--- flow/run.sh ---
#!/bin/bash
# the make line also repeats each setting of config.mk as NAME=value (left out here)
make -C /OpenROAD-flow-scripts/flow DESIGN_CONFIG=/design/flow/config.mk WORK_HOME=/design/flow/orfs CLKGATE_MAP_FILE= finish
--- flow/config.mk ---
export PLATFORM = sky130hd
export DESIGN_NAME = ahb
export DESIGN_NICKNAME = ahb
export VERILOG_FILES = /design/flow/design.v
export SDC_FILE = /design/flow/constraint.sdc
export NUM_CORES = 4
export LEC_CHECK = 0
export ABC_AREA = 1
export CAP_MARGIN = 20
export CORE_MARGIN = 2
export CORE_UTILIZATION = 69
export CTS_CLUSTER_DIAMETER = 311
export CTS_CLUSTER_SIZE = 99
export PLACE_DENSITY = 0.36
export SETUP_SLACK_MARGIN = 0.58
export SLEW_MARGIN = 20
export TNS_END_PERCENT = 5
--- flow/design.v ---
module ahb (
            hclk
           ,hresetn
           ,htrans
           ,haddr
           ,hwdata
           ,hready_in
           ,hsel
           ,hwrite
           ,hsize
           ,hresp
           ,hready_out
           ,hrdata
           ,frame_num    
           ,sample_in_frame
           ,com_2_ovl
           ,max_point_fft_core
           ,alpha
           ,quarter
           ,fft_num
           ,fft_stage_number
           ,mel_num
           ,cep_num
           ,trigger
           );
input hclk;                       
input hresetn;                    
input [1:0]htrans;
input [11:0]haddr;
input [31:0]hwdata;
input hready_in;
input hsel;
input hwrite;
input [2:0]hsize;
output [1:0]hresp;
output hready_out;
output [31:0]hrdata; 
output [31:0]frame_num;            
output [31:0]sample_in_frame;      
output [31:0]com_2_ovl;            
output [31:0]max_point_fft_core;   
output [31:0]alpha;                
output [31:0]quarter;              
output [31:0]fft_num;              
output [31:0]fft_stage_number;     
output [31:0]mel_num;              
output [31:0]cep_num;              
output trigger;                    
wire hclk;
wire hresetn;
wire [1:0]htrans;
wire [11:0]haddr;
wire [31:0]hwdata;
wire hready_in;
wire hsel;
wire hwrite;
wire [2:0]hsize;
wire [1:0]hresp;
wire hready_out;
reg [31:0]hrdata; 
reg [31:0]frame_num;
reg [31:0]sample_in_frame;
reg [31:0]com_2_ovl;
reg [31:0]max_point_fft_core;
reg [31:0]alpha;
reg [31:0]quarter;
reg [31:0]fft_num;
reg [31:0]fft_stage_number;
reg [31:0]mel_num;
reg [31:0]cep_num;
reg [31:0]trigger_reg;
wire trigger;
reg wr_frame_num_sel;          
reg wr_sample_in_frame_sel;
reg wr_com_2_ovl_sel;
reg wr_max_point_fft_core_sel;
reg wr_alpha_sel;
reg wr_quarter_sel;
reg wr_fft_num_sel;
reg wr_fft_stage_number_sel;
reg wr_mel_num_sel;
reg wr_cep_num_sel;
reg wr_trigger_sel;
wire rd_frame_num_sel;
wire rd_sample_in_frame_sel;
wire rd_com_2_ovl_sel;
wire rd_max_point_fft_core_sel;
wire rd_alpha_sel;
wire rd_quarter_sel;
wire rd_fft_num_sel;
wire rd_fft_stage_number_sel;
wire rd_mel_num_sel;
wire rd_cep_num_sel;
wire rd_trigger_sel;
wire [31:0]nxt_frame_num;
wire [31:0]nxt_sample_in_frame;
wire [31:0]nxt_com_2_ovl;
wire [31:0]nxt_max_point_fft_core;
wire [31:0]nxt_alpha;
wire [31:0]nxt_quarter;
wire [31:0]nxt_fft_num;
wire [31:0]nxt_fft_stage_number;
wire [31:0]nxt_mel_num;
wire [31:0]nxt_cep_num;
wire [31:0]nxt_trigger_reg;
reg [2:0]temp_hsize;
wire [10:0]rd_sel_reg;
reg [31:0]nxt_hrdata;
wire wr_en;
wire rd_en;
assign wr_en = htrans[1] & hready_in & hsel & hwrite;
assign rd_en = htrans[1] & hready_in & hsel & ~hwrite;
always @(posedge hclk or negedge hresetn) begin
  if (!hresetn) begin
    wr_frame_num_sel <= 1'b0; 
  end
  else begin
    if (wr_en && (haddr[11:0] == 12'h000)) begin      
      wr_frame_num_sel <= 1'b1;
    end
    else begin
      wr_frame_num_sel <= 1'b0;
    end        
  end        
end        
always @(posedge hclk or negedge hresetn) begin
  if (!hresetn) begin
    wr_sample_in_frame_sel <= 1'b0; 
  end
  else begin
    if (wr_en && (haddr[11:0] == 12'h001)) begin      
      wr_sample_in_frame_sel <= 1'b1;
    end
    else begin
      wr_sample_in_frame_sel <= 1'b0;
    end        
  end        
end        
always @(posedge hclk or negedge hresetn) begin
  if (!hresetn) begin
    wr_com_2_ovl_sel <= 1'b0; 
  end
  else begin
    if (wr_en && (haddr[11:0] == 12'h002)) begin      
      wr_com_2_ovl_sel <= 1'b1;
    end
    else begin
      wr_com_2_ovl_sel <= 1'b0;
    end        
  end        
end        
always @(posedge hclk or negedge hresetn) begin
  if (!hresetn) begin
    wr_max_point_fft_core_sel <= 1'b0; 
  end
  else begin
    if (wr_en && (haddr[11:0] == 12'h003)) begin      
      wr_max_point_fft_core_sel <= 1'b1;
    end
    else begin
      wr_max_point_fft_core_sel <= 1'b0;
    end        
  end        
end        
always @(posedge hclk or negedge hresetn) begin
  if (!hresetn) begin
    wr_alpha_sel <= 1'b0; 
  end
  else begin
    if (wr_en && (haddr[11:0] == 12'h004)) begin      
      wr_alpha_sel <= 1'b1;
    end
    else begin
      wr_alpha_sel <= 1'b0;
    end        
  end        
end        
always @(posedge hclk or negedge hresetn) begin
  if (!hresetn) begin
    wr_quarter_sel <= 1'b0; 
  end
  else begin
    if (wr_en && (haddr[11:0] == 12'h005)) begin      
      wr_quarter_sel <= 1'b1;
    end
    else begin
      wr_quarter_sel <= 1'b0;
    end        
  end        
end        
always @(posedge hclk or negedge hresetn) begin
  if (!hresetn) begin
    wr_fft_num_sel <= 1'b0; 
  end
  else begin
    if (wr_en && (haddr[11:0] == 12'h006)) begin      
      wr_fft_num_sel <= 1'b1;
    end
    else begin
      wr_fft_num_sel <= 1'b0;
    end        
  end        
end        
always @(posedge hclk or negedge hresetn) begin
  if (!hresetn) begin
    wr_fft_stage_number_sel <= 1'b0; 
  end
  else begin
    if (wr_en && (haddr[11:0] == 12'h007)) begin      
      wr_fft_stage_number_sel <= 1'b1;
    end
    else begin
      wr_fft_stage_number_sel <= 1'b0;
    end        
  end        
end        
always @(posedge hclk or negedge hresetn) begin
  if (!hresetn) begin
    wr_mel_num_sel <= 1'b0; 
  end
  else begin
    if (wr_en && (haddr[11:0] == 12'h008)) begin      
      wr_mel_num_sel <= 1'b1;
    end
    else begin
      wr_mel_num_sel <= 1'b0;
    end        
  end        
end        
always @(posedge hclk or negedge hresetn) begin
  if (!hresetn) begin
    wr_cep_num_sel <= 1'b0; 
  end
  else begin
    if (wr_en && (haddr[11:0] == 12'h009)) begin      
      wr_cep_num_sel <= 1'b1;
    end
    else begin
      wr_cep_num_sel <= 1'b0;
    end        
  end        
end        
always @(posedge hclk or negedge hresetn) begin
  if (!hresetn) begin
    wr_trigger_sel <= 1'b0; 
  end
  else begin
    if (wr_en && (haddr[11:0] == 12'h00a)) begin      
      wr_trigger_sel <= 1'b1;
    end
    else begin
      wr_trigger_sel <= 1'b0;
    end        
  end        
end        
assign rd_frame_num_sel =          (rd_en & (haddr[11:0] == 12'h000))? 1'b1:1'b0;
assign rd_sample_in_frame_sel =    (rd_en & (haddr[11:0] == 12'h001))? 1'b1:1'b0;
assign rd_com_2_ovl_sel =          (rd_en & (haddr[11:0] == 12'h002))? 1'b1:1'b0;
assign rd_max_point_fft_core_sel = (rd_en & (haddr[11:0] == 12'h003))? 1'b1:1'b0;
assign rd_alpha_sel =              (rd_en & (haddr[11:0] == 12'h004))? 1'b1:1'b0;
assign rd_quarter_sel =            (rd_en & (haddr[11:0] == 12'h005))? 1'b1:1'b0;
assign rd_fft_num_sel =            (rd_en & (haddr[11:0] == 12'h006))? 1'b1:1'b0;
assign rd_fft_stage_number_sel =   (rd_en & (haddr[11:0] == 12'h007))? 1'b1:1'b0;
assign rd_mel_num_sel =            (rd_en & (haddr[11:0] == 12'h008))? 1'b1:1'b0;
assign rd_cep_num_sel =            (rd_en & (haddr[11:0] == 12'h009))? 1'b1:1'b0;
assign rd_trigger_sel =            (rd_en & (haddr[11:0] == 12'h00a))? 1'b1:1'b0;
always @(posedge hclk or negedge hresetn) begin
  if (!hresetn) begin
    temp_hsize <= 3'b0; 
  end
  else begin
    temp_hsize <= hsize; 
  end
end        
assign nxt_frame_num =          (wr_frame_num_sel &          (temp_hsize == 2'h2))? hwdata[31:0]:frame_num;
assign nxt_sample_in_frame =    (wr_sample_in_frame_sel &    (temp_hsize == 2'h2))? hwdata[31:0]:sample_in_frame;
assign nxt_com_2_ovl =          (wr_com_2_ovl_sel &          (temp_hsize == 2'h2))? hwdata[31:0]:com_2_ovl;
assign nxt_max_point_fft_core = (wr_max_point_fft_core_sel & (temp_hsize == 2'h2))? hwdata[31:0]:max_point_fft_core;
assign nxt_alpha =              (wr_alpha_sel &              (temp_hsize == 2'h2))? hwdata[31:0]:alpha;
assign nxt_quarter =            (wr_quarter_sel &            (temp_hsize == 2'h2))? hwdata[31:0]:quarter;
assign nxt_fft_num =            (wr_fft_num_sel &            (temp_hsize == 2'h2))? hwdata[31:0]:fft_num;
assign nxt_fft_stage_number =   (wr_fft_stage_number_sel &   (temp_hsize == 2'h2))? hwdata[31:0]:fft_stage_number;
assign nxt_mel_num =            (wr_mel_num_sel &            (temp_hsize == 2'h2))? hwdata[31:0]:mel_num;
assign nxt_cep_num =            (wr_cep_num_sel &            (temp_hsize == 2'h2))? hwdata[31:0]:cep_num;
assign nxt_trigger_reg =        (wr_trigger_sel &            (temp_hsize == 2'h2))? {31'b0,hwdata[0]}:trigger_reg;
always @(posedge hclk or negedge hresetn) begin
  if (!hresetn) begin
    frame_num <= 32'b0; 
  end
  else begin
    frame_num <= nxt_frame_num;
  end        
end        
always @(posedge hclk or negedge hresetn) begin
  if (!hresetn) begin
    sample_in_frame <= 32'b0; 
  end
  else begin
    sample_in_frame <= nxt_sample_in_frame;
  end        
end        
always @(posedge hclk or negedge hresetn) begin
  if (!hresetn) begin
    com_2_ovl <= 32'b0; 
  end
  else begin
    com_2_ovl <= nxt_com_2_ovl;
  end        
end        
always @(posedge hclk or negedge hresetn) begin
  if (!hresetn) begin
    max_point_fft_core <= 32'b0; 
  end
  else begin
    max_point_fft_core <= nxt_max_point_fft_core;
  end        
end        
always @(posedge hclk or negedge hresetn) begin
  if (!hresetn) begin
    alpha <= 32'b0; 
  end
  else begin
    alpha <= nxt_alpha;
  end        
end        
always @(posedge hclk or negedge hresetn) begin
  if (!hresetn) begin
    quarter <= 32'b0; 
  end
  else begin
    quarter <= nxt_quarter;
  end        
end        
always @(posedge hclk or negedge hresetn) begin
  if (!hresetn) begin
    fft_num <= 32'b0; 
  end
  else begin
    fft_num <= nxt_fft_num;
  end        
end        
always @(posedge hclk or negedge hresetn) begin
  if (!hresetn) begin
    fft_stage_number <= 32'b0; 
  end
  else begin
    fft_stage_number <= nxt_fft_stage_number;
  end        
end        
always @(posedge hclk or negedge hresetn) begin
  if (!hresetn) begin
    mel_num <= 32'b0; 
  end
  else begin
    mel_num <= nxt_mel_num;
  end        
end        
always @(posedge hclk or negedge hresetn) begin
  if (!hresetn) begin
    cep_num <= 32'b0; 
  end
  else begin
    cep_num <= nxt_cep_num;
  end        
end        
always @(posedge hclk or negedge hresetn) begin
  if (!hresetn) begin
    trigger_reg <= 32'b0; 
  end
  else begin
    trigger_reg <= nxt_trigger_reg;
  end        
end        
assign trigger = trigger_reg[0];
assign rd_sel_reg = {rd_trigger_sel,rd_cep_num_sel,rd_mel_num_sel,rd_fft_stage_number_sel,rd_fft_num_sel,rd_quarter_sel,rd_alpha_sel,rd_max_point_fft_core_sel,rd_com_2_ovl_sel,rd_sample_in_frame_sel,rd_frame_num_sel}; 
always @(rd_sel_reg or nxt_frame_num or nxt_sample_in_frame or nxt_com_2_ovl or nxt_max_point_fft_core or nxt_alpha or nxt_quarter or nxt_fft_num or nxt_fft_stage_number or nxt_mel_num or nxt_cep_num or nxt_trigger_reg) begin
  case (rd_sel_reg)
    11'b000_0000_0001: nxt_hrdata = nxt_frame_num;
    11'b000_0000_0010: nxt_hrdata = nxt_sample_in_frame;
    11'b000_0000_0100: nxt_hrdata = nxt_com_2_ovl;
    11'b000_0000_1000: nxt_hrdata = nxt_max_point_fft_core;
    11'b000_0001_0000: nxt_hrdata = nxt_alpha;
    11'b000_0010_0000: nxt_hrdata = nxt_quarter;
    11'b000_0100_0000: nxt_hrdata = nxt_fft_num;
    11'b000_1000_0000: nxt_hrdata = nxt_fft_stage_number;
    11'b001_0000_0000: nxt_hrdata = nxt_mel_num;
    11'b010_0000_0000: nxt_hrdata = nxt_cep_num;
    11'b100_0000_0000: nxt_hrdata = {31'b0, nxt_trigger_reg[0]};
    default:           nxt_hrdata = 32'b0;
  endcase        
end        
always @(posedge hclk or negedge hresetn) begin
  if (!hresetn) begin
    hrdata <= 32'b0; 
  end
  else begin
    hrdata <= nxt_hrdata;
  end        
end        
assign hresp = 2'b0;
assign hready_out = 1'b1;
endmodule
--- flow/constraint.sdc ---
create_clock -name core_clock -period 2.47 [get_ports {hclk}]
set_input_delay 0.4940 -clock core_clock [delete_from_list [all_inputs] [get_ports {hclk}]]
set_output_delay 0.4940 -clock core_clock [all_outputs]
set_load 0.01 [all_outputs]
==> impl_metrics.env, run 1 <==
# flow metrics
export IMPL_synthXorXnorAreaFrac_pct=0
export IMPL_ys_top_cells_by_count="nand2_1, dfrtp_1, nor2_1"
export IMPL_synthMuxAreaShare_pct=0
export IMPL_ys_sh_adder_pct=0
export IMPL_yosysWarnings=1
export IMPL_synthFlopType="dfrtp_1"
export IMPL_place_inst=2896
export IMPL_ys_top_logic_family="simple AND/OR/NAND/NOR gates"
export IMPL_most_common_cell="nand2_1"
export IMPL_error="[ERROR DPL-0033] detailed placement checks failed during check placement."
export IMPL_synthCells=2210
export IMPL_compound_area_share_pct=1.96
export IMPL_die_area_sq_mm=0.0250
export IMPL_numPortBuffers=405
export IMPL_fp_row_count=56
export IMPL_synth_async_reset_ratio_pct=100
export IMPL_ys_seq_share_pct=56.1
export IMPL_syn_avg_cell_area_sq_um=7.40
export IMPL_stop_stage="clock tree synthesis (4_1_cts)"
export IMPL_chipHeight_um=158
export IMPL_synth_area_sq_mm=0.0164
export IMPL_gp_congestion=1.01
export IMPL_place_area_sq_mm=0.0213
export IMPL_io_pins=410
export IMPL_fp_coreArea_sq_mm=0.0234
export IMPL_fp_util_pct=69.9
export IMPL_hpwl_um=46200
export IMPL_fp_dieW_um=158
export IMPL_synth_distinct_cells=19
export IMPL_ys_sh_simple_pct=35.1
export IMPL_top_area_cell="dfrtp_1"
export IMPL_outcome="aborted with a tool error"
export IMPL_synth_top_area_share_pct=56.1
export IMPL_synth_cells_yosys=2210
export IMPL_yosys_top_cells_area="dfrtp_1, nand2_1, nor2_1, inv_1, nand3_1"
export IMPL_numSynthFlops=367
export IMPL_ys_area_sq_mm=0.0164
export IMPL_edf_count=0
==> per-stage QoR <==
stage                     util (%)  total power, mW  setup WS, ns  hold WS, ns
after detailed placement      91.1             6.54       -0.0328        0.482
after global placement        91.1             6.52        0.0642        0.476
after floorplan                  -             6.22         0.689        0.198
==> run 2, diff against run 1 <==
Settings changed: ABC_AREA 1 to default, CORE_UTILIZATION 69 to 68, CTS_CLUSTER_DIAMETER 311 to default, CTS_CLUSTER_SIZE 99 to 32, HOLD_SLACK_MARGIN from default to 0.3, PLACE_DENSITY 0.36 to default, SETUP_SLACK_MARGIN 0.58 to default, TNS_END_PERCENT 5 to default.
Clock period 2.47 ns to 2.74 ns, I/O delays scaled along.
==> run 2 against run 1 <==
- the flow again stops in clock tree synthesis (4_1_cts)
- synthesized cell count fell by 50%
- synthesized area fell by 3.1%
- die area is 1.6% lower
==> impl_metrics.env, run 2 <==
# flow metrics
export IMPL_error="[ERROR DPL-0033] detailed placement checks failed during check placement."
export IMPL_fp_row_count=55
export IMPL_synth_async_reset_ratio_pct=100
export IMPL_numSynthFlops=367
export IMPL_fp_coreArea_sq_mm=0.0228
export IMPL_synth_distinct_cells=36
export IMPL_numPortBuffers=405
export IMPL_ys_top_logic_family="multiplexers"
export IMPL_compound_area_share_pct=9.45
export IMPL_fp_util_pct=69.6
export IMPL_stop_stage="clock tree synthesis (4_1_cts)"
export IMPL_chipHeight_um=157
export IMPL_fp_dieW_um=157
export IMPL_top_area_cell="dfrtp_1"
export IMPL_ys_top_cells_by_count="dfrtp_1, mux2_2, a22o_1"
export IMPL_hpwl_um=39100
export IMPL_ys_sh_adder_pct=0
export IMPL_synth_cells_yosys=1100
export IMPL_ys_area_sq_mm=0.0159
export IMPL_synth_area_sq_mm=0.0159
export IMPL_synthFlopType="dfrtp_1"
export IMPL_io_pins=410
export IMPL_outcome="aborted with a tool error"
export IMPL_synthMuxAreaShare_pct=23.0
export IMPL_yosysWarnings=1
export IMPL_synthCells=1100
export IMPL_die_area_sq_mm=0.0246
export IMPL_yosys_top_cells_area="dfrtp_1, mux2_2, a22o_1, a2111o_1, and2_1"
export IMPL_synthXorXnorAreaFrac_pct=0
export IMPL_ys_sh_simple_pct=5.82
export IMPL_edf_count=0
export IMPL_synth_top_area_share_pct=57.9
export IMPL_ys_seq_share_pct=57.9
export IMPL_gp_congestion=0.958
export IMPL_most_common_cell="dfrtp_1"
export IMPL_syn_avg_cell_area_sq_um=14.4
run 2: metrics by stage:
step / instance area (sq um) / setup WS [ns] / std cells
3_5_place_dp: 21000 / -0.278 / 1828
2_1_floorplan: 15900 / 0.238 / 1101
3_3_place_gp: 21000 / -0.184 / 1828
==> run 3, diff against run 2 <==
Settings changed: ABC_AREA from default to 0, CELL_PAD_IN_SITES_DETAIL_PLACEMENT from default to 0, CORE_MARGIN 2 to 3, CORE_UTILIZATION 68 to 70, CTS_CLUSTER_SIZE 32 to 52, HOLD_SLACK_MARGIN 0.3 to default, PLACE_DENSITY from default to 0.65, TNS_END_PERCENT from default to 80.
Clock period 2.74 ns to 2.47 ns, I/O delays scaled along.
==> run 3 against run 2 <==
- synthesized cell count did not move
- the flow again stops in clock tree synthesis (4_1_cts)
- die area fell by 0.26%
- synthesized area did not move
==> impl_metrics.env, run 3 <==
# flow metrics
export IMPL_ys_sh_simple_pct=5.82
export IMPL_place_area_sq_mm=0.0213
export IMPL_ys_sh_adder_pct=0
export IMPL_compound_area_share_pct=9.45
export IMPL_edf_count=0
export IMPL_error="[ERROR DPL-0038] Utilization greater than 100%, impossible to legalize"
export IMPL_yosysWarnings=1
export IMPL_synth_distinct_cells=36
export IMPL_gp_congestion=0.954
export IMPL_numPortBuffers=405
export IMPL_stop_stage="clock tree synthesis (4_1_cts)"
export IMPL_synthXorXnorAreaFrac_pct=0
export IMPL_synthMuxAreaShare_pct=23.0
export IMPL_yosys_top_cells_area="dfrtp_1, mux2_2, a22o_1, a2111o_1, and2_1"
export IMPL_ys_seq_share_pct=57.9
export IMPL_fp_coreArea_sq_mm=0.0220
export IMPL_synthFlopType="dfrtp_1"
export IMPL_ys_top_logic_family="multiplexers"
export IMPL_synth_area_sq_mm=0.0159
export IMPL_synth_cells_yosys=1100
export IMPL_synth_top_area_share_pct=57.9
export IMPL_dp_slack_ns=-0.581
export IMPL_chipHeight_um=157
export IMPL_synthCells=1100
export IMPL_fp_util_pct=72.0
export IMPL_numSynthFlops=367
export IMPL_top_area_cell="dfrtp_1"
export IMPL_ys_top_cells_by_count="dfrtp_1, mux2_2, a22o_1"
export IMPL_fp_dieW_um=157
export IMPL_synth_async_reset_ratio_pct=100
export IMPL_syn_avg_cell_area_sq_um=14.4
export IMPL_outcome="aborted with a tool error"
export IMPL_ys_area_sq_mm=0.0159
export IMPL_hpwl_um=47800
export IMPL_die_area_sq_mm=0.0245
export IMPL_most_common_cell="dfrtp_1"
export IMPL_fp_row_count=54
export IMPL_io_pins=410
run 3: metrics by stage:
stage / cells / hold WS [ns]
floorplan: 1101 / 0.198
global placement: 1848 / 0.478
detailed placement: 1848 / 0.480
==> run 4, diff against run 3 <==
Settings changed: ABC_AREA 0 to default, CELL_PAD_IN_SITES_DETAIL_PLACEMENT 0 to default, CORE_MARGIN 3 to 2, CORE_UTILIZATION 70 to 66, CTS_CLUSTER_DIAMETER from default to 28, CTS_CLUSTER_SIZE 52 to default, PLACE_DENSITY 0.65 to default, SETUP_SLACK_MARGIN from default to 1.2, TNS_END_PERCENT 80 to 5.
Clock period 2.47 ns to 7.69 ns, I/O delays scaled along.
==> run 4 against run 3 <==
- now clean on timing, DRC and antenna
- synthesized cell count did not move
- die area increased by 3.2%
- synthesized area stayed put
==> impl_metrics.env, run 4 <==
# flow metrics
export IMPL_top_power_group="the clock network"
export IMPL_chipHeight_um=159
export IMPL_layout_cells_non_filler=1886
export IMPL_irDropWorstVdd_mv=0.259
export IMPL_fin_setup_tns_ns=0
export IMPL_crit_start="haddr[1]"
export IMPL_max_cap_violations=0
export IMPL_cts_root_buf="clkbuf_16"
export IMPL_io_pins=410
export IMPL_cp_num_buf_inv=1
export IMPL_ys_area_sq_mm=0.0159
export IMPL_overflow=0
export IMPL_powerDensity_mw_per_mm2=246
export IMPL_switching_share_pct=23.6
export IMPL_fp_coreArea_sq_mm=0.0235
export IMPL_ys_sh_simple_pct=5.82
export IMPL_cts_sinks=367
export IMPL_cts_made_buffers=70
export IMPL_path_cells="clkdlybuf4s50_1 > nor4bb_1 > and4_2 > and2_1 > a2111o_1 > a2111o_1"
export IMPL_htreeDepth=3
export IMPL_powerSeq_mw=1.94
export IMPL_p_sw_mw=1.31
export IMPL_holdWs_ns=0.529
export IMPL_fin_worst_skew_ns=0.0313
export IMPL_min_path_cells=1
export IMPL_required_ns=8.21
export IMPL_rrSetupSlack_ns=3.83
export IMPL_post_drt_wl_per_cell_um=46.8
export IMPL_endpoint="hrdata[18]"
export IMPL_setup_violations=0
export IMPL_cts_tree="built"
export IMPL_cp_slowest_stage_delay_ns=1.13
export IMPL_cp_depth=6
export IMPL_cts_reportedPaths_clkPinSlew_ns=0.06
export IMPL_place_inst=1751
export IMPL_synthCells=1100
export IMPL_finalClockPeriodUsage_pct=57.6
export IMPL_cp_end_kind="flop"
export IMPL_yosysWarnings=1
export IMPL_syn2layout_area_growth_pct=42.5
export IMPL_firstDrtPassIters=13
export IMPL_cp_start_kind="primary input"
export IMPL_ys_seq_share_pct=57.9
export IMPL_numSynthFlops=367
export IMPL_cts_resized=0
export IMPL_seqPwrFrac_pct=34.8
export IMPL_final_nets=1559
export IMPL_regToRegStartpoint="temp_hsize[2]"
export IMPL_synthXorXnorAreaFrac_pct=0
export IMPL_cts_path_max_buffers=3
export IMPL_regToRegEndpoint="hrdata[1]"
export IMPL_yosys_top_cells_area="dfrtp_1, mux2_2, a22o_1, a2111o_1, and2_1"
export IMPL_fp_dieW_um=159
export IMPL_outcome="complete, no violations"
export IMPL_synth_top_area_share_pct=57.9
export IMPL_ys_top_logic_family="multiplexers"
export IMPL_synthMuxAreaShare_pct=23.0
export IMPL_hold_end="alpha[17]"
export IMPL_ant_nets=0
export IMPL_place_area_sq_mm=0.0200
export IMPL_most_common_cell="dfrtp_1"
export IMPL_die_area_sq_mm=0.0253
export IMPL_combPwrFrac_pct=2.1
export IMPL_vias=16000
export IMPL_drc=0
export IMPL_synthFlopType="dfrtp_1"
export IMPL_fin_util_pct=96.0
export IMPL_post_cts_setup_buffer_count=0
export IMPL_pg_comb_uw=119
export IMPL_r2r_cells=6
export IMPL_grt_pass1_vias=15000
export IMPL_hpwl_um=34400
export IMPL_cp_max_fo=31
export IMPL_antenna_found_initial=12
export IMPL_ys_top_cells_by_count="dfrtp_1, mux2_2, a22o_1"
export IMPL_slew_headroom_pct=4.82
export IMPL_finalInstanceArea_sq_mm=0.0226
export IMPL_crit_arrival_ns=4.95
export IMPL_hold_buffers=0
export IMPL_critPathKind="primary input to flop"
export IMPL_total_power_mw=5.57
export IMPL_grt_pass1_wl_um=101000
export IMPL_hold_viol_final=0
export IMPL_cp_common_cell="a2111o_1"
export IMPL_vias_per_cell=8.49
export IMPL_setup_ws_ns=3.26
export IMPL_wl_um=88200
export IMPL_dp_slack_ns=3.32
export IMPL_syn_avg_cell_area_sq_um=14.4
export IMPL_max_freq_mhz=226
export IMPL_finalCriticalPeriod_ns=4.43
export IMPL_top_area_cell="dfrtp_1"
export IMPL_crit_slowest_cell="and4_2"
export IMPL_leakage_nw=10.9
export IMPL_pg_clk_mw=3.51
export IMPL_crit_family="simple AND/OR/NAND/NOR gates"
export IMPL_grt_usage_pct=54.2
export IMPL_synth_async_reset_ratio_pct=100
export IMPL_clkPwrFrac_pct=63.1
export IMPL_synth_area_sq_mm=0.0159
export IMPL_rsz0062_at_grt="no"
export IMPL_fp_util_pct=67.4
export IMPL_synth_cells_yosys=1100
export IMPL_compound_area_share_pct=9.45
export IMPL_hold_path_class="flop to flop"
export IMPL_gp_congestion=0.880
export IMPL_ys_sh_adder_pct=0
export IMPL_grt_start_max_net_pins=166
export IMPL_worstHoldStart="alpha[17]"
export IMPL_drv_slew=0
export IMPL_numPortBuffers=405
export IMPL_clk_latency_ns=0.59
export IMPL_intPower_mw=4.25
export IMPL_tool_warnings=40
export IMPL_edf_count=0
export IMPL_synth_distinct_cells=36
export IMPL_fp_row_count=56
export IMPL_drt_iter0_markers=3207
export IMPL_tightest_slew_ns=1.43
-- run 4: cell type report --
cell class / count / area [sq um]
Inverter: 26 / 97.6
Clock buffer: 88 / 1960
Fill cell: 430 / 945
Timing Repair Buffer: 425 / 4240
Tap cell: 319 / 399
Multi-Input combinational cell: 615 / 6100
Clock inverter: 38 / 593
Antenna cell: 8 / 20.0
Sequential cell: 367 / 9180
-- run 4: metal layers --
metal | track usage [%] | up-vias | part of all wire [%]
li1 | - | 4920 | -
met3 | 23.0 | 1194 | 19
met5 | 0 | - | 0.25
met1 | 58.3 | 7326 | 27
met4 | 45.7 | 10 | 15
met2 | 83.3 | 2556 | 39
==> run 5, diff against run 4 <==
Settings changed: CORE_UTILIZATION 66 to 59, CTS_CLUSTER_DIAMETER 28 to 311, SETUP_SLACK_MARGIN 1.2 to default, TNS_END_PERCENT 5 to default.
Clock period 7.69 ns to 3.17 ns, I/O delays scaled along.
==> run 5 against run 4 <==
- non-clock buffer count is 59 higher
- worst hold slack got worse by 0.46 ns
- still clean on timing, DRC and antenna
- highest routed layer is now met4
- final cell count up 0.64%
- global-route usage shrank 18 points
- sequential power up 140%
- clock skew decreased by 0.016 ns
- critical path type is now flop to flop
- wire length is 41% lower
- sequential share of layout area rose by 1.1 points
- register-to-register slack worse by 3.5 ns
==> impl_metrics.env, run 5 <==
# flow metrics
export IMPL_outcome="complete, no violations"
export IMPL_drt_iter0_markers=884
export IMPL_top_area_cell="dfrtp_1"
export IMPL_irDropWorstVdd_mv=0.316
export IMPL_finalCriticalPeriod_ns=2.88
export IMPL_fp_coreArea_sq_mm=0.0267
export IMPL_io_pins=410
export IMPL_gp_congestion=0.877
export IMPL_regToRegEndpoint="hrdata[24]"
export IMPL_numPortBuffers=405
export IMPL_synth_cells_yosys=1100
export IMPL_powerDensity_mw_per_mm2=426
export IMPL_yosysWarnings=1
export IMPL_cts_sinks=367
export IMPL_post_cts_setup_buffer_count=0
export IMPL_fin_util_pct=82.6
export IMPL_p_sw_mw=1.98
export IMPL_synth_distinct_cells=36
export IMPL_rrSetupSlack_ns=0.29
export IMPL_syn2layout_area_growth_pct=38.7
export IMPL_ys_seq_share_pct=57.9
export IMPL_endpoint="hrdata[24]"
export IMPL_antenna_found_initial=1
export IMPL_drv_slew=0
export IMPL_setup_violations=0
export IMPL_finalClockPeriodUsage_pct=91.0
export IMPL_r2r_cells=6
export IMPL_chipHeight_um=168
export IMPL_fp_dieW_um=168
export IMPL_cts_tree="built"
export IMPL_ys_top_logic_family="multiplexers"
export IMPL_cp_end_kind="flop"
export IMPL_post_drt_wl_per_cell_um=27.2
export IMPL_wl_um=51700
export IMPL_ys_area_sq_mm=0.0159
export IMPL_fin_worst_skew_ns=0.0153
export IMPL_max_cap_violations=0
export IMPL_regToRegStartpoint="temp_hsize[2]"
export IMPL_drc=0
export IMPL_htreeDepth=2
export IMPL_met1_usage_pct=46.1
export IMPL_grt_use_met2_pct=59.8
export IMPL_syn_avg_cell_area_sq_um=14.4
export IMPL_hold_viol_final=0
export IMPL_intPower_mw=7.40
export IMPL_path_cells="and4bb_2 > buf_12 > mux2_2 > a22o_1 > a2111o_1 > a2111o_1"
export IMPL_combPwrFrac_pct=2.9
export IMPL_vias_per_cell=6.22
export IMPL_overflow=0
export IMPL_crit_slowest_cell="and4bb_2"
export IMPL_synthCells=1100
export IMPL_seqPwrFrac_pct=50.0
export IMPL_max_freq_mhz=347
export IMPL_most_common_cell="dfrtp_1"
export IMPL_cp_max_fo=14
export IMPL_hold_buffers=0
export IMPL_synth_area_sq_mm=0.0159
export IMPL_grt_usage_pct=36.4
export IMPL_ys_sh_simple_pct=5.82
export IMPL_cts_reportedPaths_clkPinSlew_ns=0.06
export IMPL_cp_common_cell="a2111o_1"
export IMPL_cts_path_max_buffers=3
export IMPL_die_area_sq_mm=0.0282
export IMPL_final_nets=1586
export IMPL_n_fill_cell=1503
export IMPL_grt_start_max_net_pins=76
export IMPL_fp_row_count=60
export IMPL_top_power_group="sequential cells"
export IMPL_cts_made_buffers=38
export IMPL_setup_ws_ns=0.286
export IMPL_dp_slack_ns=-0.0198
export IMPL_numSynthFlops=367
export IMPL_clk_latency_ns=0.52
export IMPL_cp_start_kind="flop"
export IMPL_compound_area_share_pct=9.45
export IMPL_synthFlopType="dfrtp_1"
export IMPL_total_power_mw=9.38
export IMPL_synthXorXnorAreaFrac_pct=0
export IMPL_hpwl_um=35500
export IMPL_vias=11800
export IMPL_synth_async_reset_ratio_pct=100
export IMPL_switching_share_pct=21.1
export IMPL_leakage_nw=10.7
export IMPL_synthMuxAreaShare_pct=23.0
export IMPL_grt_pass1_vias=12500
export IMPL_powerSeq_mw=4.69
export IMPL_pg_clk_mw=4.42
export IMPL_tightest_slew_ns=0.930
export IMPL_pg_comb_uw=268
export IMPL_firstDrtPassIters=5
export IMPL_crit_family="AND-OR/OR-AND gates"
export IMPL_fp_util_pct=59.5
export IMPL_cts_resized=0
export IMPL_hold_path_class="primary input to async pin"
export IMPL_rsz0062_at_grt="no"
export IMPL_cp_slowest_stage_delay_ns=0.59
export IMPL_grt_pass1_wl_um=76900
export IMPL_ys_sh_adder_pct=0
export IMPL_edf_count=0
export IMPL_use_met3_pct=9.26
export IMPL_crit_arrival_ns=3.28
export IMPL_slew_headroom_pct=37.5
export IMPL_ant_nets=0
export IMPL_cp_depth=6
export IMPL_synth_top_area_share_pct=57.9
export IMPL_critPathKind="flop to flop"
export IMPL_cp_num_buf_inv=1
export IMPL_clkPwrFrac_pct=47.1
export IMPL_cts_root_buf="clkbuf_16"
export IMPL_yosys_top_cells_area="dfrtp_1, mux2_2, a22o_1, a2111o_1, and2_1"
export IMPL_grt_busiest_layer="met2"
export IMPL_ys_top_cells_by_count="dfrtp_1, mux2_2, a22o_1"
export IMPL_crit_start="temp_hsize[2]"
export IMPL_required_ns=3.56
export IMPL_tool_warnings=29
run 5: routing by layer:
layer	wire [um]	vias up
met4	2350	0
met3	4710	140
li1	-	4939
met1	19600	6102
met2	25100	631
met5	0	-
run 5: layout make-up:
cell class              instances  area [sq um]  share of cell area [%]
diodes                          1          2.50                  0.0114
clock buffers                  60          1180                    5.35
clock inverters                 4          51.3                   0.233
inverters                      26          97.6                   0.443
multi-input cells             615          6100                    27.7
flip-flops and latches        367          9180                    41.7
well taps                     341           427                    1.94
repair buffers                484          4960                    22.6
run 5: stage by stage:
step                      std cells  hold slack (ns)  setup TNS, ns  cell area [sq um]
after floorplan                1101            0.338              0              15900
after global placement         1833            0.494              0              20800
after detailed placement       1833            0.496        -0.0198              20800
after CTS                      1897            0.102              0              22000
after global routing           1898            0.113              0              22000
final                          1898           0.0703              0              22000
==> run 6, diff against run 5 <==
Settings changed: CTS_CLUSTER_DIAMETER 311 to default, CTS_CLUSTER_SIZE from default to 53.
Clock period 3.17 ns to 3.0 ns, I/O delays scaled along.
==> run 6 against run 5 <==
- largest power group unchanged
- wire length rose by 0.79%
- combinational power increased by 7%
- still clean
- non-clock buffer count increased by 7
- sequential share of layout area down 0.12 points
- total power grew 4.6%
- largest cell class unchanged
- critical path depth unchanged
==> impl_metrics.env, run 6 <==
# flow metrics
export IMPL_path_cells="and4bb_2 > buf_12 > mux2_2 > a22o_1 > a2111o_1 > a2111o_1"
export IMPL_synth_top_area_share_pct=57.9
export IMPL_ys_top_cells_by_count="dfrtp_1, mux2_2, a22o_1"
export IMPL_drt_iter0_markers=1016
export IMPL_slew_headroom_pct=56.7
export IMPL_post_drt_wl_per_cell_um=27.3
export IMPL_place_area_sq_mm=0.0209
export IMPL_switching_share_pct=21.6
export IMPL_powerDensity_mw_per_mm2=445
export IMPL_synthXorXnorAreaFrac_pct=0
export IMPL_syn_avg_cell_area_sq_um=14.4
export IMPL_r2r_cells=6
export IMPL_synth_distinct_cells=36
export IMPL_grt_usage_pct=36.8
export IMPL_tightest_slew_ns=0.633
export IMPL_crit_family="AND-OR/OR-AND gates"
export IMPL_io_pins=410
export IMPL_synthCells=1100
export IMPL_cp_max_fo=19
export IMPL_compound_area_share_pct=9.45
export IMPL_intPower_mw=7.70
export IMPL_hold_buffers=0
export IMPL_clkPwrFrac_pct=46.6
export IMPL_die_area_sq_mm=0.0282
export IMPL_cts_tree="built"
export IMPL_required_ns=3.40
export IMPL_finalInstanceArea_sq_mm=0.0221
export IMPL_gp_congestion=0.876
export IMPL_ys_seq_share_pct=57.9
export IMPL_numPortBuffers=405
export IMPL_ys_sh_simple_pct=5.82
export IMPL_drv_slew=0
export IMPL_synth_cells_yosys=1100
export IMPL_ant_nets=0
export IMPL_cts_root_buf="clkbuf_16"
export IMPL_rsz0062_at_grt="no"
export IMPL_cts_made_buffers=38
export IMPL_regToRegEndpoint="hrdata[2]"
export IMPL_finalCriticalPeriod_ns=2.76
export IMPL_p_sw_mw=2.12
export IMPL_max_freq_mhz=362
export IMPL_endpoint="hrdata[2]"
export IMPL_crit_arrival_ns=3.17
export IMPL_yosys_top_cells_area="dfrtp_1, mux2_2, a22o_1, a2111o_1, and2_1"
export IMPL_vias_per_cell=6.23
export IMPL_ys_area_sq_mm=0.0159
export IMPL_fp_row_count=60
export IMPL_edf_count=0
export IMPL_synthMuxAreaShare_pct=23.0
export IMPL_ys_top_logic_family="multiplexers"
export IMPL_top_area_cell="dfrtp_1"
export IMPL_clk_latency_ns=0.52
export IMPL_powerSeq_mw=4.96
export IMPL_firstDrtPassIters=5
export IMPL_setup_violations=0
export IMPL_cts_reportedPaths_clkPinSlew_ns=0.06
export IMPL_synth_area_sq_mm=0.0159
export IMPL_cts_path_max_buffers=3
export IMPL_chipHeight_um=168
export IMPL_holdWs_ns=0.0503
export IMPL_regToRegStartpoint="temp_hsize[2]"
export IMPL_finalClockPeriodUsage_pct=92.2
export IMPL_critPathKind="flop to flop"
export IMPL_cp_slowest_stage_delay_ns=0.55
export IMPL_hpwl_um=35800
export IMPL_cp_depth=6
export IMPL_cts_sinks=367
export IMPL_leakage_nw=10.7
export IMPL_fin_worst_skew_ns=0.0104
export IMPL_drc=0
export IMPL_crit_slowest_cell="and4bb_2"
export IMPL_crit_start="temp_hsize[2]"
export IMPL_n_fill_cell=1499
export IMPL_grt_pass1_vias=12500
export IMPL_yosysWarnings=1
export IMPL_cp_num_buf_inv=1
export IMPL_overflow=0
export IMPL_antenna_found_initial=1
export IMPL_hold_path_class="primary input to async pin"
export IMPL_vias=11900
export IMPL_pg_comb_uw=286
export IMPL_top_power_group="sequential cells"
export IMPL_fp_dieW_um=168
export IMPL_numSynthFlops=367
export IMPL_ys_sh_adder_pct=0
export IMPL_wl_um=52100
export IMPL_cp_common_cell="a2111o_1"
export IMPL_most_common_cell="dfrtp_1"
export IMPL_irDropWorstVdd_mv=0.424
export IMPL_cp_start_kind="flop"
export IMPL_grt_start_max_net_pins=77
export IMPL_pg_clk_mw=4.58
export IMPL_cp_end_kind="flop"
export IMPL_htreeDepth=2
export IMPL_rrSetupSlack_ns=0.24
export IMPL_post_cts_setup_buffer_count=0
export IMPL_hold_viol_final=0
export IMPL_fp_coreArea_sq_mm=0.0267
export IMPL_tool_warnings=29
export IMPL_max_cap_violations=0
export IMPL_synthFlopType="dfrtp_1"
export IMPL_syn2layout_area_growth_pct=39.1
export IMPL_final_nets=1593
export IMPL_cts_resized=0
export IMPL_synth_async_reset_ratio_pct=100
export IMPL_outcome="complete, no violations"
export IMPL_grt_pass1_wl_um=77700
export IMPL_seqPwrFrac_pct=50.5
export IMPL_combPwrFrac_pct=2.9
export IMPL_fp_util_pct=59.5
==> run 6: final cells by class <==
type	count	area, sq um	share of cell area (%)
sequential	367	9180	41.6
multi-input combinational	615	6100	27.7
timing repair buffer	491	5070	23.0
clock buffer	56	1110	5.03
tap	341	427	1.93
inverter	26	97.6	0.442
clock inverter	9	80.1	0.363
antenna	1	2.50	0.0113
==> run 6: per-stage QoR <==
stage | setup TNS [ns] | power, mW | setup WS (ns) | instances | utilization [%]
floorplan | 0 | 5.09 | 0.473 | 1101 | -
global placement | -0.0929 | 5.33 | -0.0256 | 1840 | 78.3
detailed placement | -0.924 | 5.34 | -0.0990 | 1840 | 78.3
CTS | 0 | 9.85 | 0.260 | 1905 | 82.8
global route | 0 | 10.1 | 0.180 | 1906 | 82.8
finish | 0 | 9.82 | 0.235 | 1906 | 82.8
==> run 6: routing by layer <==
layer | global-route usage, % | vias up | share of wire (%) | routed length (um)
met4 | 15.9 | 0 | 4.5 | 2350
li1 | - | 4960 | - | -
met1 | 47.0 | 6121 | 39 | 20100
met3 | 9.54 | 134 | 9.2 | 4790
met5 | 0 | - | 0 | 0
met2 | 60.2 | 655 | 48 | 24800
==> run 7, diff against run 6 <==
Settings changed: ABC_AREA from default to 1, CELL_PAD_IN_SITES_DETAIL_PLACEMENT from default to 0, CTS_CLUSTER_SIZE 53 to 68, MAX_ROUTING_LAYER from default to met4, PLACE_DENSITY_LB_ADDON from default to 0.02, TNS_END_PERCENT from default to 80.
Clock period 3.0 ns to 2.73 ns, I/O delays scaled along.
==> run 7 against run 6 <==
- clock power increased by 21%
- synthesized area up 3.2%
- critical path type unchanged
- synthesized cell count is 100% higher
- final area increased by 1.8%
- worst setup slack better by 0.040 ns
- still clean
==> impl_metrics.env, run 7 <==
# flow metrics
export IMPL_finalCriticalPeriod_ns=2.45
export IMPL_overflow=0
export IMPL_vias_per_cell=5.71
export IMPL_crit_arrival_ns=2.84
export IMPL_synthFlopType="dfrtp_1"
export IMPL_p_sw_mw=2.47
export IMPL_yosysWarnings=1
export IMPL_synth_async_reset_ratio_pct=100
export IMPL_die_area_sq_mm=0.0291
export IMPL_cp_max_fo=34
export IMPL_cp_common_cell="nand2_1"
export IMPL_layout_cells_non_filler=3001
export IMPL_regToRegStartpoint="temp_hsize[0]"
export IMPL_outcome="complete, no violations"
export IMPL_critPathKind="flop to flop"
export IMPL_grt_pass1_wl_um=95200
export IMPL_synth_top_area_share_pct=56.1
export IMPL_numSynthFlops=367
export IMPL_cts_made_buffers=38
export IMPL_fp_row_count=60
export IMPL_post_drt_wl_per_cell_um=21.4
export IMPL_cts_sinks=367
export IMPL_slew_headroom_pct=21.1
export IMPL_fin_worst_skew_ns=0.0157
export IMPL_cp_start_kind="flop"
export IMPL_most_common_cell="nand2_1"
export IMPL_crit_family="simple AND/OR/NAND/NOR gates"
export IMPL_rsz0062_at_grt="no"
export IMPL_setup_ws_ns=0.275
export IMPL_cp_slowest_stage_delay_ns=0.51
export IMPL_pg_clk_mw=5.54
export IMPL_max_cap_violations=0
export IMPL_yosys_top_cells_area="dfrtp_1, nand2_1, nor2_1, inv_1, nand3_1"
export IMPL_chipHeight_um=171
export IMPL_cts_resized=0
export IMPL_synthMuxAreaShare_pct=0
export IMPL_ys_area_sq_mm=0.0164
export IMPL_final_nets=2654
export IMPL_fp_util_pct=60.4
export IMPL_finalClockPeriodUsage_pct=89.9
export IMPL_leakage_nw=11.4
export IMPL_irDropWorstVdd_mv=0.468
export IMPL_post_cts_setup_buffer_count=0
export IMPL_powerDensity_mw_per_mm2=505
export IMPL_synthXorXnorAreaFrac_pct=0
export IMPL_ys_sh_simple_pct=35.1
export IMPL_dp_slack_ns=0.158
export IMPL_path_cells="nor3_4 > buf_4 > nand2_2 > buf_4 > nand2_1 > nand2_1 > nand2_1 > nand2_1 > nor2_1 > nand3_1"
export IMPL_synth_cells_yosys=2210
export IMPL_edf_count=0
export IMPL_cts_tree="built"
export IMPL_max_freq_mhz=407
export IMPL_combPwrFrac_pct=3.3
export IMPL_place_area_sq_mm=0.0211
export IMPL_rrSetupSlack_ns=0.28
export IMPL_synthCells=2210
export IMPL_numPortBuffers=405
export IMPL_regToRegEndpoint="hrdata[3]"
export IMPL_gp_congestion=0.994
export IMPL_setup_violations=0
export IMPL_top_power_group="the clock network"
export IMPL_grt_usage_pct=45.4
export IMPL_powerSeq_mw=5.44
export IMPL_clkPwrFrac_pct=48.8
export IMPL_syn2layout_area_growth_pct=37.4
export IMPL_place_inst=2932
export IMPL_intPower_mw=8.89
export IMPL_synth_area_sq_mm=0.0164
export IMPL_fp_dieW_um=171
export IMPL_drv_slew=0
export IMPL_hold_buffers=0
export IMPL_compound_area_share_pct=1.96
export IMPL_clk_latency_ns=0.53
export IMPL_htreeDepth=2
export IMPL_cp_end_kind="flop"
export IMPL_tightest_slew_ns=1.18
export IMPL_ant_nets=0
export IMPL_hpwl_um=43600
export IMPL_cp_depth=10
export IMPL_drc=0
export IMPL_ys_sh_adder_pct=0
export IMPL_fin_util_pct=82.9
export IMPL_fin_setup_tns_ns=0
export IMPL_grt_pass1_vias=16600
export IMPL_cts_path_max_buffers=3
export IMPL_firstDrtPassIters=6
export IMPL_ys_seq_share_pct=56.1
export IMPL_hold_viol_final=0
export IMPL_finalInstanceArea_sq_mm=0.0225
export IMPL_cts_root_buf="clkbuf_16"
export IMPL_crit_start="temp_hsize[0]"
export IMPL_grt_start_max_net_pins=85
export IMPL_syn_avg_cell_area_sq_um=7.40
export IMPL_seqPwrFrac_pct=48.0
export IMPL_vias=17100
export IMPL_required_ns=3.11
export IMPL_drt_iter0_markers=2561
export IMPL_hold_path_class="primary input to async pin"
export IMPL_synth_distinct_cells=19
export IMPL_ys_top_logic_family="simple AND/OR/NAND/NOR gates"
export IMPL_switching_share_pct=21.7
export IMPL_tool_warnings=27
export IMPL_crit_slowest_cell="nor3_4"
export IMPL_fp_coreArea_sq_mm=0.0271
export IMPL_wl_um=64300
export IMPL_ys_top_cells_by_count="nand2_1, dfrtp_1, nor2_1"
export IMPL_top_area_cell="dfrtp_1"
export IMPL_cp_num_buf_inv=2
export IMPL_cts_reportedPaths_clkPinSlew_ns=0.06
export IMPL_antenna_found_initial=2
export IMPL_io_pins=410
export IMPL_r2r_cells=10
export IMPL_pg_comb_uw=373
export IMPL_endpoint="hrdata[3]"
## run 7: routing by layer
| metal | vias to the layer above | share of wire, % | GRT usage, % | wire length [um] |
|---|---|---|---|---|
| met5 | - | 0 | - | 0 |
| met4 | 0 | 7.6 | 29.5 | 4910 |
| met3 | 292 | 12 | 10.4 | 7830 |
| met2 | 1414 | 45 | 67.3 | 28900 |
| met1 | 8032 | 35 | 56.4 | 22700 |
| li1 | 7383 | - | - | - |
## run 7: layout make-up
type | count | area, sq um
Antenna cell | 1 | 2.50
Clock buffer | 59 | 1210
Clock inverter | 9 | 123
Fill cell | 1677 | 4620
Inverter | 154 | 578
Multi-Input combinational cell | 1563 | 6110
Sequential cell | 367 | 9180
Tap cell | 372 | 465
Timing Repair Buffer | 476 | 4800
## run 7: through the flow
step	total power, mW	hold WS, ns
2_1_floorplan	5.63	0.250
3_3_place_gp	5.90	0.478
3_5_place_dp	5.91	0.484
4_1_cts	11.3	0.0763
5_1_grt	11.6	0.110
6_report	11.4	0.0480
==> run 8, diff against run 7 <==
Settings changed: CELL_PAD_IN_SITES_DETAIL_PLACEMENT 0 to default, CORE_ASPECT_RATIO from default to 1.06, CORE_UTILIZATION 59 to 29, CTS_CLUSTER_DIAMETER from default to 291, CTS_CLUSTER_SIZE 68 to default, HOLD_SLACK_MARGIN from default to 0.08, MAX_ROUTING_LAYER met4 to default, PLACE_DENSITY_LB_ADDON 0.02 to 0.17, TNS_END_PERCENT 80 to 50.
Clock period 2.73 ns to 3.97 ns, I/O delays scaled along.
==> run 8 against run 7 <==
- critical path depth stayed put
- non-clock buffer count decreased by 23
- synthesized area did not move
- final cell count rose by 12%
- sequential power fell by 31%
- worst hold slack better by 0.20 ns
- critical endpoint is now hrdata[19]
==> impl_metrics.env, run 8 <==
# flow metrics
export IMPL_outcome="complete, no violations"
export IMPL_cts_resized=0
export IMPL_most_common_cell="nand2_1"
export IMPL_ys_top_cells_by_count="nand2_1, dfrtp_1, nor2_1"
export IMPL_hold_path_class="primary input to async pin"
export IMPL_hold_viol_final=0
export IMPL_slew_headroom_pct=30.8
export IMPL_synthFlopType="dfrtp_1"
export IMPL_switching_share_pct=22.8
export IMPL_synthCells=2210
export IMPL_cp_common_cell="nand2_1"
export IMPL_synth_distinct_cells=19
export IMPL_drt_iter0_markers=1061
export IMPL_drv_slew=0
export IMPL_synthXorXnorAreaFrac_pct=0
export IMPL_gp_congestion=0.872
export IMPL_ys_top_logic_family="simple AND/OR/NAND/NOR gates"
export IMPL_cp_end_kind="flop"
export IMPL_max_freq_mhz=361
export IMPL_drc=0
export IMPL_cp_num_buf_inv=3
export IMPL_clkPwrFrac_pct=51.6
export IMPL_regToRegStartpoint="temp_hsize[0]"
export IMPL_fp_row_count=89
export IMPL_tightest_slew_ns=1.04
export IMPL_grt_pass1_wl_um=105000
export IMPL_total_power_mw=8.24
export IMPL_hold_buffers=0
export IMPL_powerSeq_mw=3.75
export IMPL_fp_coreArea_sq_mm=0.0557
export IMPL_cts_made_buffers=45
export IMPL_compound_area_share_pct=1.96
export IMPL_holdWs_ns=0.252
export IMPL_fp_util_pct=29.4
export IMPL_pg_clk_mw=4.25
export IMPL_final_nets=2638
export IMPL_fin_util_pct=40.9
export IMPL_top_area_cell="dfrtp_1"
export IMPL_endpoint="hrdata[19]"
export IMPL_chipHeight_um=249
export IMPL_edf_count=0
export IMPL_max_cap_violations=0
export IMPL_synth_top_area_share_pct=56.1
export IMPL_htreeDepth=2
export IMPL_cp_slowest_stage_delay_ns=0.67
export IMPL_yosysWarnings=1
export IMPL_syn_avg_cell_area_sq_um=7.40
export IMPL_required_ns=4.41
export IMPL_ys_sh_adder_pct=0
export IMPL_firstDrtPassIters=5
export IMPL_grt_start_max_net_pins=103
export IMPL_leakage_nw=11.4
export IMPL_crit_arrival_ns=3.21
export IMPL_rsz0062_at_grt="no"
export IMPL_cp_depth=10
export IMPL_numPortBuffers=405
export IMPL_top_power_group="the clock network"
export IMPL_cts_tree="built"
export IMPL_crit_start="haddr[0]"
export IMPL_tool_warnings=29
export IMPL_combPwrFrac_pct=2.9
export IMPL_r2r_cells=10
export IMPL_cts_root_buf="clkbuf_16"
export IMPL_ys_seq_share_pct=56.1
export IMPL_vias_per_cell=4.62
export IMPL_intPower_mw=6.36
export IMPL_io_pins=410
export IMPL_finalCriticalPeriod_ns=2.77
export IMPL_n_fill_cell=5707
export IMPL_clk_latency_ns=0.58
export IMPL_cp_start_kind="primary input"
export IMPL_post_cts_setup_buffer_count=0
export IMPL_synth_area_sq_mm=0.0164
export IMPL_diodes=0
export IMPL_finalClockPeriodUsage_pct=69.8
export IMPL_p_sw_mw=1.88
export IMPL_cts_sinks=367
export IMPL_cts_path_max_buffers=3
export IMPL_yosys_top_cells_area="dfrtp_1, nand2_1, nor2_1, inv_1, nand3_1"
export IMPL_regToRegEndpoint="hrdata[18]"
export IMPL_setup_violations=0
export IMPL_wl_um=71100
export IMPL_fin_worst_skew_ns=0.0129
export IMPL_fin_setup_tns_ns=0
export IMPL_ys_area_sq_mm=0.0164
export IMPL_rrSetupSlack_ns=1.25
export IMPL_synth_async_reset_ratio_pct=100
export IMPL_path_cells="clkdlybuf4s50_1 > inv_1 > nand2_1 > nor2_1 > nand3_1 > clkinv_1 > nand2_1 > nand2_1 > nor2_1 > nand3_1"
export IMPL_hpwl_um=49900
export IMPL_overflow=0
export IMPL_powerDensity_mw_per_mm2=362
export IMPL_synthMuxAreaShare_pct=0
export IMPL_numSynthFlops=367
export IMPL_synth_cells_yosys=2210
export IMPL_post_drt_wl_per_cell_um=21.2
export IMPL_syn2layout_area_growth_pct=39.2
export IMPL_crit_slowest_cell="clkinv_1"
export IMPL_pg_comb_uw=241
export IMPL_vias=15500
export IMPL_die_area_sq_mm=0.0583
export IMPL_fp_dieW_um=235
export IMPL_grt_pass1_vias=15900
export IMPL_seqPwrFrac_pct=45.5
export IMPL_crit_family="buffers and inverters"
export IMPL_cts_reportedPaths_clkPinSlew_ns=0.06
export IMPL_antenna_found_initial=0
export IMPL_ant_nets=0
export IMPL_irDropWorstVdd_mv=0.244
export IMPL_grt_usage_pct=24.1
export IMPL_cp_max_fo=19
export IMPL_ys_sh_simple_pct=35.1
export IMPL_critPathKind="primary input to flop"
==> run 8: layout make-up <==
type | count | area [sq um] | area share [%]
sequential | 367 | 9180 | 40.3
clock inverter | 14 | 195 | 0.857
clock buffer | 69 | 1320 | 5.78
timing repair buffer | 453 | 4480 | 19.7
multi-input combinational | 1563 | 6110 | 26.8
tap | 728 | 911 | 4.00
inverter | 154 | 578 | 2.54
==> run 8: per-stage QoR <==
| step | worst slack [ns] | area [sq um] | instances |
|---|---|---|---|
| after floorplan | 1.89 | 16400 | 2211 |
| after global placement | 0.604 | 21300 | 3265 |
| final | 1.20 | 22800 | 3348 |
| after detailed placement | 0.610 | 21300 | 3265 |
| after global routing | 1.01 | 22800 | 3348 |
| after CTS | 1.22 | 22800 | 3348 |
==> run 8: layer usage <==
metal / part of all wire (%) / GRT usage [%]
met1: 39 / 28.3
met2: 50 / 42.3
met3: 7.4 / 6.42
met4: 3.7 / 8.64
met5: 0 / 0
==> run 9, diff against run 8 <==
Settings changed: ABC_AREA 1 to default, CORE_ASPECT_RATIO 1.06 to 1.67, CORE_UTILIZATION 29 to 28, CTS_CLUSTER_DIAMETER 291 to default, CTS_CLUSTER_SIZE from default to 18, GPL_ROUTABILITY_DRIVEN from default to 0, GPL_TIMING_DRIVEN from default to 0, HOLD_SLACK_MARGIN 0.08 to default, PLACE_DENSITY from default to 0.58, PLACE_DENSITY_LB_ADDON 0.17 to default, SETUP_SLACK_MARGIN from default to 0.78, SLEW_MARGIN 20 to 30, TNS_END_PERCENT 50 to 5.
Clock period 3.97 ns to 3.74 ns, I/O delays scaled along.
==> run 9 against run 8 <==
- sequential power up 5.9%
- total power down 4.7%
- still clean
- highest routed layer is now met5
- clock power down 14%
- die area up 0.50%
- wire length down 0.51%
- sequential share of layout area up 0.75 points
- worst hold slack worse by 0.15 ns
- largest power group is now sequential cells
- via count down 24%
- critical path depth down 1
- non-clock buffer count up 49
- final area down 1.8%
==> impl_metrics.env, run 9 <==
# flow metrics
export IMPL_outcome="complete, no violations"
export IMPL_ys_top_logic_family="multiplexers"
export IMPL_fp_coreArea_sq_mm=0.0559
export IMPL_pg_clk_mw=3.64
export IMPL_irDropWorstVdd_mv=0.269
export IMPL_edf_count=0
export IMPL_finalClockPeriodUsage_pct=78.2
export IMPL_fp_dieW_um=188
export IMPL_final_nets=1603
export IMPL_numPortBuffers=400
export IMPL_place_area_sq_mm=0.0209
export IMPL_drt_iter0_markers=540
export IMPL_tool_warnings=29
export IMPL_hold_path_class="primary input to async pin"
export IMPL_ys_area_sq_mm=0.0159
export IMPL_vias_per_cell=5.08
export IMPL_cts_sinks=367
export IMPL_yosysWarnings=1
export IMPL_synth_area_sq_mm=0.0159
export IMPL_yosys_top_cells_area="dfrtp_1, mux2_2, a22o_1, a2111o_1, and2_1"
export IMPL_mi_logic_area_sq_mm=0.00613
export IMPL_switching_share_pct=22.4
export IMPL_cts_path_max_buffers=3
export IMPL_grt_start_max_net_pins=89
export IMPL_critPathKind="primary input to flop"
export IMPL_overflow=0
export IMPL_synthMuxAreaShare_pct=23.0
export IMPL_tightest_slew_ns=0.599
export IMPL_setup_violations=0
export IMPL_slew_headroom_pct=59.9
export IMPL_cp_max_fo=10
export IMPL_max_cap_violations=0
export IMPL_numSynthFlops=367
export IMPL_synthFlopType="dfrtp_1"
export IMPL_hold_viol_final=0
export IMPL_finalInstanceArea_sq_mm=0.0224
export IMPL_crit_slowest_cell="nor4_2"
export IMPL_synth_top_area_share_pct=57.9
export IMPL_pg_comb_uw=235
export IMPL_cp_num_buf_inv=5
export IMPL_seqPwrFrac_pct=50.6
export IMPL_powerDensity_mw_per_mm2=351
export IMPL_regToRegStartpoint="temp_hsize[0]"
export IMPL_synth_async_reset_ratio_pct=100
export IMPL_grt_pass1_vias=12600
export IMPL_max_freq_mhz=342
export IMPL_endpoint="hrdata[24]"
export IMPL_powerSeq_mw=3.97
export IMPL_cp_depth=9
export IMPL_cts_root_buf="clkbuf_16"
export IMPL_p_sw_mw=1.76
export IMPL_drc=0
export IMPL_regToRegEndpoint="hrdata[1]"
export IMPL_die_area_sq_mm=0.0586
export IMPL_fp_util_pct=28.4
export IMPL_post_drt_wl_per_cell_um=30.6
export IMPL_holdWs_ns=0.104
export IMPL_r2r_cells=8
export IMPL_drv_slew=0
export IMPL_cts_made_buffers=37
export IMPL_wl_um=70800
export IMPL_ys_top_cells_by_count="dfrtp_1, mux2_2, a22o_1"
export IMPL_finalCriticalPeriod_ns=2.92
export IMPL_intPower_mw=6.09
export IMPL_cp_end_kind="flop"
export IMPL_firstDrtPassIters=5
export IMPL_ys_sh_simple_pct=5.82
export IMPL_combPwrFrac_pct=3.0
export IMPL_cp_common_cell="clkbuf_2"
export IMPL_htreeDepth=2
export IMPL_top_power_group="sequential cells"
export IMPL_cp_start_kind="primary input"
export IMPL_grt_usage_pct=23.9
export IMPL_chipHeight_um=312
export IMPL_n_fill_cell=5307
export IMPL_fin_setup_tns_ns=0
export IMPL_rrSetupSlack_ns=0.87
export IMPL_syn2layout_area_growth_pct=41.0
export IMPL_clk_latency_ns=0.53
export IMPL_leakage_nw=10.7
export IMPL_synth_distinct_cells=36
export IMPL_antenna_found_initial=1
export IMPL_cts_reportedPaths_clkPinSlew_ns=0.06
export IMPL_path_cells="clkdlybuf4s50_1 > nor4_2 > clkbuf_2 > and4_1 > clkbuf_2 > buf_4 > buf_6 > a22o_1 > a2111o_1"
export IMPL_cts_tree="built"
export IMPL_hpwl_um=50500
export IMPL_ant_nets=0
export IMPL_hold_buffers=0
export IMPL_synthCells=1100
export IMPL_grt_pass1_wl_um=98400
export IMPL_total_power_mw=7.85
export IMPL_fin_util_pct=40.0
export IMPL_crit_start="haddr[9]"
export IMPL_ff_latch_area_sq_mm=0.00918
export IMPL_synth_cells_yosys=1100
export IMPL_required_ns=4.20
export IMPL_io_pins=410
export IMPL_compound_area_share_pct=9.45
export IMPL_top_area_cell="dfrtp_1"
export IMPL_most_common_cell="dfrtp_1"
export IMPL_cp_slowest_stage_delay_ns=0.48
export IMPL_synthXorXnorAreaFrac_pct=0
export IMPL_crit_arrival_ns=3.39
export IMPL_rsz0062_at_grt="yes"
export IMPL_ys_sh_adder_pct=0
export IMPL_ys_seq_share_pct=57.9
export IMPL_crit_family="buffers and inverters"
export IMPL_vias=11700
export IMPL_fp_row_count=112
export IMPL_syn_avg_cell_area_sq_um=14.4
export IMPL_clkPwrFrac_pct=46.4
export IMPL_fin_worst_skew_ns=0.0140
==> run 9: metrics by stage <==
| stage | setup WS, ns | cells |
|---|---|---|
| 2_1_floorplan | 1.06 | 1101 |
| 3_3_place_gp | -14.10 | 2242 |
| 3_5_place_dp | -0.679 | 2246 |
| 4_1_cts | 0.763 | 2313 |
| 5_1_grt | 0.729 | 2313 |
| 6_report | 0.816 | 2314 |
==> run 9: area by class of cell <==
class / count / area share (%)
Timing Repair Buffer: 409 / 18.6
Tap cell: 741 / 4.15
Clock buffer: 51 / 4.55
Clock inverter: 11 / 0.492
Buffer: 93 / 3.32
Multi-Input combinational cell: 615 / 27.4
Inverter: 26 / 0.436
Sequential cell: 367 / 41.1
Antenna cell: 1 / 0.0112
==> run 9: per-layer routing <==
metal / wire (um) / global-route usage [%] / vias up
li1: - / - / 4975
met1: 27300 / 27.3 / 6200
met2: 36800 / 43.5 / 442
met3: 3550 / 4.16 / 125
met4: 3060 / 9.75 / 2
met5: 12 / 0 / -
==> run 9: repair_timing <==
| action | in CTS | in global routing |
|---|---|---|
| pin swaps | 2 | 0 |
| setup endpoints to repair | 71 | 31 |
| cloned | 0 | 0 |
| setup buffers | 5 | 0 |
| resized | 71 | 27 |
==> run 10, diff against run 9 <==
Settings changed: ABC_AREA from default to 1, CELL_PAD_IN_SITES_DETAIL_PLACEMENT from default to 0, CORE_ASPECT_RATIO 1.67 to default, CORE_UTILIZATION 28 to 72, CTS_CLUSTER_DIAMETER from default to 102, CTS_CLUSTER_SIZE 18 to 68, GPL_ROUTABILITY_DRIVEN 0 to default, GPL_TIMING_DRIVEN 0 to default, PLACE_DENSITY 0.58 to default, SETUP_SLACK_MARGIN 0.78 to 0.39, SLEW_MARGIN 30 to 20, TNS_END_PERCENT 5 to 80.
Clock period 3.74 ns to 2.52 ns, I/O delays scaled along.
==> run 10 against run 9 <==
- the run now fails in global routing (5_1_grt)
- die area is 59% lower
- synthesized cell count is 100% higher
- synthesized area is 3.2% higher
==> impl_metrics.env, run 10 <==
# flow metrics
export IMPL_outcome="aborted with a tool error"
export IMPL_stop_stage="global routing (5_1_grt)"
export IMPL_error="[ERROR GRT-0116] Global routing finished with congestion. Check the congestion regions in the DRC Viewer."
export IMPL_synth_area_sq_mm=0.0164
export IMPL_synthXorXnorAreaFrac_pct=0
export IMPL_synthCells=2210
export IMPL_cts_path_max_buffers=3
export IMPL_hpwl_um=49900
export IMPL_ys_seq_share_pct=56.1
export IMPL_ys_area_sq_mm=0.0164
export IMPL_synthFlopType="dfrtp_1"
export IMPL_synth_async_reset_ratio_pct=100
export IMPL_yosys_top_cells_area="dfrtp_1, nand2_1, nor2_1, inv_1, nand3_1"
export IMPL_ys_top_cells_by_count="nand2_1, dfrtp_1, nor2_1"
export IMPL_numPortBuffers=405
export IMPL_cts_root_buf="clkbuf_16"
export IMPL_dp_slack_ns=-0.00159
export IMPL_synth_cells_yosys=2210
export IMPL_io_pins=410
export IMPL_htreeDepth=1
export IMPL_numSynthFlops=367
export IMPL_synthMuxAreaShare_pct=0
export IMPL_ys_sh_adder_pct=0
export IMPL_yosysWarnings=1
export IMPL_grt_usage_pct=84.2
export IMPL_compound_area_share_pct=1.96
export IMPL_ys_top_logic_family="simple AND/OR/NAND/NOR gates"
export IMPL_gp_congestion=1.04
export IMPL_syn_avg_cell_area_sq_um=7.40
export IMPL_overflow=35
export IMPL_most_common_cell="nand2_1"
export IMPL_synth_distinct_cells=19
export IMPL_fp_util_pct=72.7
export IMPL_chipHeight_um=155
export IMPL_cts_made_buffers=11
export IMPL_cts_sinks=367
export IMPL_top_area_cell="dfrtp_1"
export IMPL_fp_coreArea_sq_mm=0.0225
export IMPL_die_area_sq_mm=0.0239
export IMPL_synth_top_area_share_pct=56.1
export IMPL_edf_count=0
export IMPL_fp_row_count=55
export IMPL_post_cts_setup_buffer_count=0
export IMPL_fp_dieW_um=155
export IMPL_ys_sh_simple_pct=35.1
[run 10: repair_timing]
action | in CTS
endpoints found under the setup margin | 37
gates resized | 26
hold buffers | 1
gates cloned | 1
hold endpoints to repair | 30
[run 10: routing by layer]
| layer | overflow | global-route usage, % |
|---|---|---|
| met1 | 0 | 82.5 |
| met4 | 20 | 88.4 |
| met2 | 9 | 96.3 |
| met5 | 1 | 38.3 |
| met3 | 5 | 74.3 |
[run 10: metrics by stage]
stage | setup TNS [ns] | area, sq um | std cells | power [mW] | util, %
2_1_floorplan | 0 | 16400 | 2211 | 6.10 | -
3_3_place_gp | 0 | 21100 | 2851 | 6.39 | 93.9
3_5_place_dp | -0.00159 | 21100 | 2851 | 6.40 | 93.9
4_1_cts | 0 | 21600 | 2870 | 9.02 | 96.0
Power figures rest on the tool's default switching activity, not on a simulated workload.
